==> inputs of build 25 <==
==> flow/design.v (excerpt) <==
module MAC_Unit #(parameter WIDTH=32) (
    input logic clk,
    input logic reset,
    input  logic [WIDTH-1:0] a,
    input  logic [WIDTH-1:0] b,
    output logic [WIDTH*2-1:0] result
);
clock: 9.19 ns
lec_check: 0
abc_area: 0
cap_margin: 5
cell_pad_in_sites_detail_placement: 2
cell_pad_in_sites_global_placement: 1
core_aspect_ratio: 0.93
core_margin: 6
core_utilization: 40
cts_cluster_diameter: 249
place_density_lb_addon: 0.1
slew_margin: 35
tns_end_percent: 25
run.sh (not shown) runs the stock make flow with config.mk's settings and CLKGATE_MAP_FILE=.
==> trial 38 (differences from build 25) <==
- CAP_MARGIN: 5 -> 20
- CELL_PAD_IN_SITES_DETAIL_PLACEMENT: 2 -> unset
- CELL_PAD_IN_SITES_GLOBAL_PLACEMENT: 1 -> unset
- CORE_ASPECT_RATIO: 0.93 -> 0.5
- CORE_MARGIN: 6 -> 2
- CORE_UTILIZATION: 40 -> 72
- CTS_CLUSTER_DIAMETER: 249 -> 376
- CTS_CLUSTER_SIZE: unset -> 98
- HOLD_SLACK_MARGIN: unset -> -0.08
- PLACE_DENSITY_LB_ADDON: 0.1 -> unset
- SLEW_MARGIN: 35 -> 20
- TNS_END_PERCENT: 25 -> 5
==> flow/constraint.sdc (replaced) <==
create_clock -name core_clock -period 4.88 [get_ports {clk}]
set_input_delay 0.9760 -clock core_clock [delete_from_list [all_inputs] [get_ports {clk}]]
set_output_delay 0.9760 -clock core_clock [all_outputs]
set_load 0.01 [all_outputs]
==> build 86 (differences from build 25) <==
- ABC_AREA: 0 -> unset
- CAP_MARGIN: 5 -> 20
- CELL_PAD_IN_SITES_DETAIL_PLACEMENT: 2 -> unset
- CELL_PAD_IN_SITES_GLOBAL_PLACEMENT: 1 -> unset
- CORE_ASPECT_RATIO: 0.93 -> unset
- CORE_MARGIN: 6 -> 2
- CORE_UTILIZATION: 40 -> 72
- CTS_CLUSTER_DIAMETER: 249 -> unset
- PLACE_DENSITY: unset -> 0.35
- PLACE_DENSITY_LB_ADDON: 0.1 -> unset
- SETUP_SLACK_MARGIN: unset -> 2.23
- SLEW_MARGIN: 35 -> 20
- TNS_END_PERCENT: 25 -> unset
==> flow/constraint.sdc (replaced) <==
create_clock -name core_clock -period 8.96 [get_ports {clk}]
set_input_delay 1.7920 -clock core_clock [delete_from_list [all_inputs] [get_ports {clk}]]
set_output_delay 1.7920 -clock core_clock [all_outputs]
set_load 0.01 [all_outputs]
==> summary of the runs <==
Build 86 completed with no timing, DRC or antenna violations. Build 25 ran to the end with no violations. Trial 38 finished but fails on negative setup slack. Hold slack: build 86 < build 25 < trial 38. Utilization, highest first: trial 38, build 86, build 25. In synthesized area, build 86 and build 25 do not differ. The lowest via count belongs to build 25, the highest to trial 38. Of build 25 and build 86, build 86 has the higher first-iteration DRC count (gap about 53%, measured against build 86). Sequential share of layout area, lowest first: trial 38, build 86, build 25. In count of clock-buffer cells in the layout, trial 38 and build 86 do not differ. Critical path depth, highest first: trial 38, build 25, build 86. The highest maximum frequency belongs to trial 38, the lowest to build 25.
==> figures <==
	build 86	build 25	trial 38
Run status	timing/DRC/antenna clean	timing/DRC/antenna clean	finished with violations
Layout check failures	-	-	negative setup slack
1st-iter DRT viols	2376	1111	3158
Number of rows in the core area	88	114	62
Number of cell instances on the worst register-to-register path	26	27	29
Number of inserted diodes	6	6	0
Wire length of the first global-routing pass	191900 um	223800 um	193800 um
Overall routed net length	125600 um	142700 um	120900 um
Endpoint required time on the critical path	9.37 ns	9.68 ns	5.28 ns
Via count	32495	30555	33332
Destination of the worst register-to-register timing path	mult_result[60]	mult_result[63]	mult_result[30]
Die X	245.4 um	347.9 um	345.4 um
FP Util	72.73%	40.36%	73.00%
Worst slew margin relative to its limit	38.74%	36.53%	43.30%
Combinational Area	34000 um^2	32840 um^2	33610 um^2
Buffering stage count on the worst path with inverters included	6	7	9
Vias per cell	6.001	5.203	5.975
Clock latency reported for the late side of the worst-skew pair	0.53 ns	0.57 ns	0.51 ns
Setup-violating endpoint count in the final report	0	0	55

* * *

==> inputs of harbor <==
==> flow/design.v <==
module MAC_Unit #(parameter WIDTH=32) (
    input logic clk,
    input logic reset,
    input  logic [WIDTH-1:0] a,
    input  logic [WIDTH-1:0] b,
    output logic [WIDTH*2-1:0] result
);
    logic [WIDTH-1:0] a_reg, b_reg;
    logic [WIDTH*2-1:0] mult_result;  
    always_ff@(posedge clk or posedge reset) begin
        if (reset) begin
            a_reg <= '0;
            b_reg <= '0;
            mult_result <= '0;
            result <= '0;
        end else begin
            a_reg <= a;
            b_reg <= b;
            mult_result <= a_reg * b_reg;  
            result <= mult_result + result;  
        end 
    end
endmodule
==> flow/run.sh <==
#!/bin/bash
# the make line also repeats each setting of config.mk as NAME=value (left out here)
make -C /OpenROAD-flow-scripts/flow DESIGN_CONFIG=/design/flow/config.mk WORK_HOME=/design/flow/orfs CLKGATE_MAP_FILE= finish
==> flow/config.mk <==
export PLATFORM = sky130hd
export DESIGN_NAME = MAC_Unit
export DESIGN_NICKNAME = MAC_Unit
export VERILOG_FILES = /design/flow/design.v
export SDC_FILE = /design/flow/constraint.sdc
export NUM_CORES = 4
export LEC_CHECK = 0
export ABC_AREA = 1
export CAP_MARGIN = 35
export CELL_PAD_IN_SITES_DETAIL_PLACEMENT = 1
export CELL_PAD_IN_SITES_GLOBAL_PLACEMENT = 0
export CORE_ASPECT_RATIO = 1.28
export CORE_MARGIN = 10
export CORE_UTILIZATION = 24
export CTS_CLUSTER_DIAMETER = 354
export CTS_CLUSTER_SIZE = 63
export GPL_ROUTABILITY_DRIVEN = 0
export GPL_TIMING_DRIVEN = 0
export HOLD_SLACK_MARGIN = -0.02
export MAX_ROUTING_LAYER = met5
export MIN_ROUTING_LAYER = met2
export PLACE_DENSITY_LB_ADDON = 0.01
export SETUP_SLACK_MARGIN = 1.01
export SLEW_MARGIN = 40
export TNS_END_PERCENT = 80
==> flow/constraint.sdc <==
create_clock -name core_clock -period 10.7 [get_ports {clk}]
set_input_delay 2.1400 -clock core_clock [delete_from_list [all_inputs] [get_ports {clk}]]
set_output_delay 2.1400 -clock core_clock [all_outputs]
set_load 0.01 [all_outputs]
==> indigo (differences from harbor) <==
Settings changed: CAP_MARGIN 35 to 5, CELL_PAD_IN_SITES_DETAIL_PLACEMENT 1 to unset, CELL_PAD_IN_SITES_GLOBAL_PLACEMENT 0 to 1, CORE_ASPECT_RATIO 1.28 to 0.92, CORE_MARGIN 10 to 6, CORE_UTILIZATION 24 to 40, CTS_CLUSTER_DIAMETER 354 to unset, CTS_CLUSTER_SIZE 63 to unset, GPL_ROUTABILITY_DRIVEN 0 to unset, GPL_TIMING_DRIVEN 0 to unset, HOLD_SLACK_MARGIN -0.02 to unset, MAX_ROUTING_LAYER met5 to unset, MIN_ROUTING_LAYER met2 to unset, PLACE_DENSITY_LB_ADDON 0.01 to unset, SETUP_SLACK_MARGIN 1.01 to unset, SLEW_MARGIN 40 to 20, TNS_END_PERCENT 80 to unset.
==> flow/constraint.sdc (replaced) <==
create_clock -name core_clock -period 9.0 [get_ports {clk}]
set_input_delay 1.8000 -clock core_clock [delete_from_list [all_inputs] [get_ports {clk}]]
set_output_delay 1.8000 -clock core_clock [all_outputs]
set_load 0.01 [all_outputs]
==> qor summary <==
quantity                                                                indigo              harbor
DP Wirelength                                                       137,000 µm          203,000 µm
Post-route clock skew                                                0.0217 ns           0.0308 ns
Min cycle time layout                                                  7.69 ns             8.70 ns
Most Used Layer, Global Route                                             met2                met3
Wire per inst                                                          19.7 µm             27.0 µm
Post-route worst setup slack                                           1.31 ns             2.00 ns
Signal buffers share of area                                             3.92%               4.91%
Chip width                                                              369 µm              411 µm
Floorplan die area                                                 126,000 µm²         214,000 µm²
Worst slew slack as a fraction of its limit                              23.8%               36.8%
Logic share of the area                                                  65.8%               63.4%
Filler cell count in the final layout                                    12.3k               23.8k
Clock network area share                                                 1.29%               1.13%
Via Count                                                                37.6k               56.2k
Startpoint of the most critical register-to-register path  a_reg[18]$_DFF_PP0_  a_reg[5]$_DFF_PP0_
Number of tapcells                                                       1,512               2,590
Buf/Inv on CP                                                                5                   4
Run status                                                      finished clean      finished clean
Die Y-Extent                                                            341 µm              520 µm
Largest fanout on the critical path                                         17                  10
Placeable core area                                                115,000 µm²         194,000 µm²
Crit path from                                             a_reg[18]$_DFF_PP0_  a_reg[5]$_DFF_PP0_

* * *

==> exp/violet <==
RTL: the design.v shown in full above, as it stands there.
clock: 7.36 ns
lec_check: 0
cap_margin: 30
core_margin: 2
core_utilization: 72
place_density_lb_addon: 0.01
setup_slack_margin: 0.61
slew_margin: 20
==> inputs of exp/willow, as changes to exp/violet <==
--- a/flow/config.mk
+++ b/flow/config.mk
@@ -7,7 +7,5 @@
 export LEC_CHECK = 0
-export CAP_MARGIN = 30
+export CAP_MARGIN = 20
 export CORE_MARGIN = 2
-export CORE_UTILIZATION = 72
-export PLACE_DENSITY_LB_ADDON = 0.01
-export SETUP_SLACK_MARGIN = 0.61
+export CORE_UTILIZATION = 40
 export SLEW_MARGIN = 20
==> flow/constraint.sdc (replaced) <==
create_clock -name core_clock -period 8.79 [get_ports {clk}]
set_input_delay 1.7580 -clock core_clock [delete_from_list [all_inputs] [get_ports {clk}]]
set_output_delay 1.7580 -clock core_clock [all_outputs]
set_load 0.01 [all_outputs]
==> inputs of exp/maple, as changes to exp/violet <==
--- a/flow/config.mk
+++ b/flow/config.mk
@@ -7,7 +7,11 @@
 export LEC_CHECK = 0
-export CAP_MARGIN = 30
+export ABC_AREA = 1
+export CAP_MARGIN = 20
 export CORE_MARGIN = 2
 export CORE_UTILIZATION = 72
-export PLACE_DENSITY_LB_ADDON = 0.01
-export SETUP_SLACK_MARGIN = 0.61
+export CTS_CLUSTER_DIAMETER = 379
+export CTS_CLUSTER_SIZE = 100
+export PLACE_DENSITY = 0.37
+export SETUP_SLACK_MARGIN = 1.22
 export SLEW_MARGIN = 20
+export TNS_END_PERCENT = 15
==> flow/constraint.sdc (replaced) <==
create_clock -name core_clock -period 4.49 [get_ports {clk}]
set_input_delay 0.8980 -clock core_clock [delete_from_list [all_inputs] [get_ports {clk}]]
set_output_delay 0.8980 -clock core_clock [all_outputs]
set_load 0.01 [all_outputs]
==> inputs of exp/onyx, as changes to exp/violet <==
--- a/flow/config.mk
+++ b/flow/config.mk
@@ -7,7 +7,10 @@
 export LEC_CHECK = 0
-export CAP_MARGIN = 30
+export ABC_AREA = 0
+export CAP_MARGIN = 40
 export CORE_MARGIN = 2
 export CORE_UTILIZATION = 72
-export PLACE_DENSITY_LB_ADDON = 0.01
-export SETUP_SLACK_MARGIN = 0.61
+export CTS_CLUSTER_DIAMETER = 305
+export CTS_CLUSTER_SIZE = 42
+export HOLD_SLACK_MARGIN = 0.29
+export PLACE_DENSITY = 0.64
 export SLEW_MARGIN = 20
==> flow/constraint.sdc (replaced) <==
create_clock -name core_clock -period 6.46 [get_ports {clk}]
set_input_delay 1.2920 -clock core_clock [delete_from_list [all_inputs] [get_ports {clk}]]
set_output_delay 1.2920 -clock core_clock [all_outputs]
set_load 0.01 [all_outputs]
==> results <==
Register-to-register slack, highest first: exp/willow, exp/violet, exp/onyx.
Design area, lowest first: exp/willow, exp/violet, exp/onyx.
Non-clock buffer count: exp/willow < exp/violet < exp/onyx.
In count of clock-buffer cells in the layout, exp/willow and exp/violet do not differ.
Hold slack: exp/willow < exp/onyx < exp/violet.
The highest sequential share of layout area belongs to exp/willow, the lowest to exp/onyx.
Maximum frequency, lowest first: exp/willow, exp/onyx, exp/violet.
First-iteration DRC count, lowest first: exp/willow, exp/violet, exp/onyx.
The highest wire length belongs to exp/onyx, the lowest to exp/violet.
exp/violet finished with setup timing left. exp/onyx completed and failed the layout checks on setup timing. exp/maple died in global routing. exp/willow produced a clean layout.
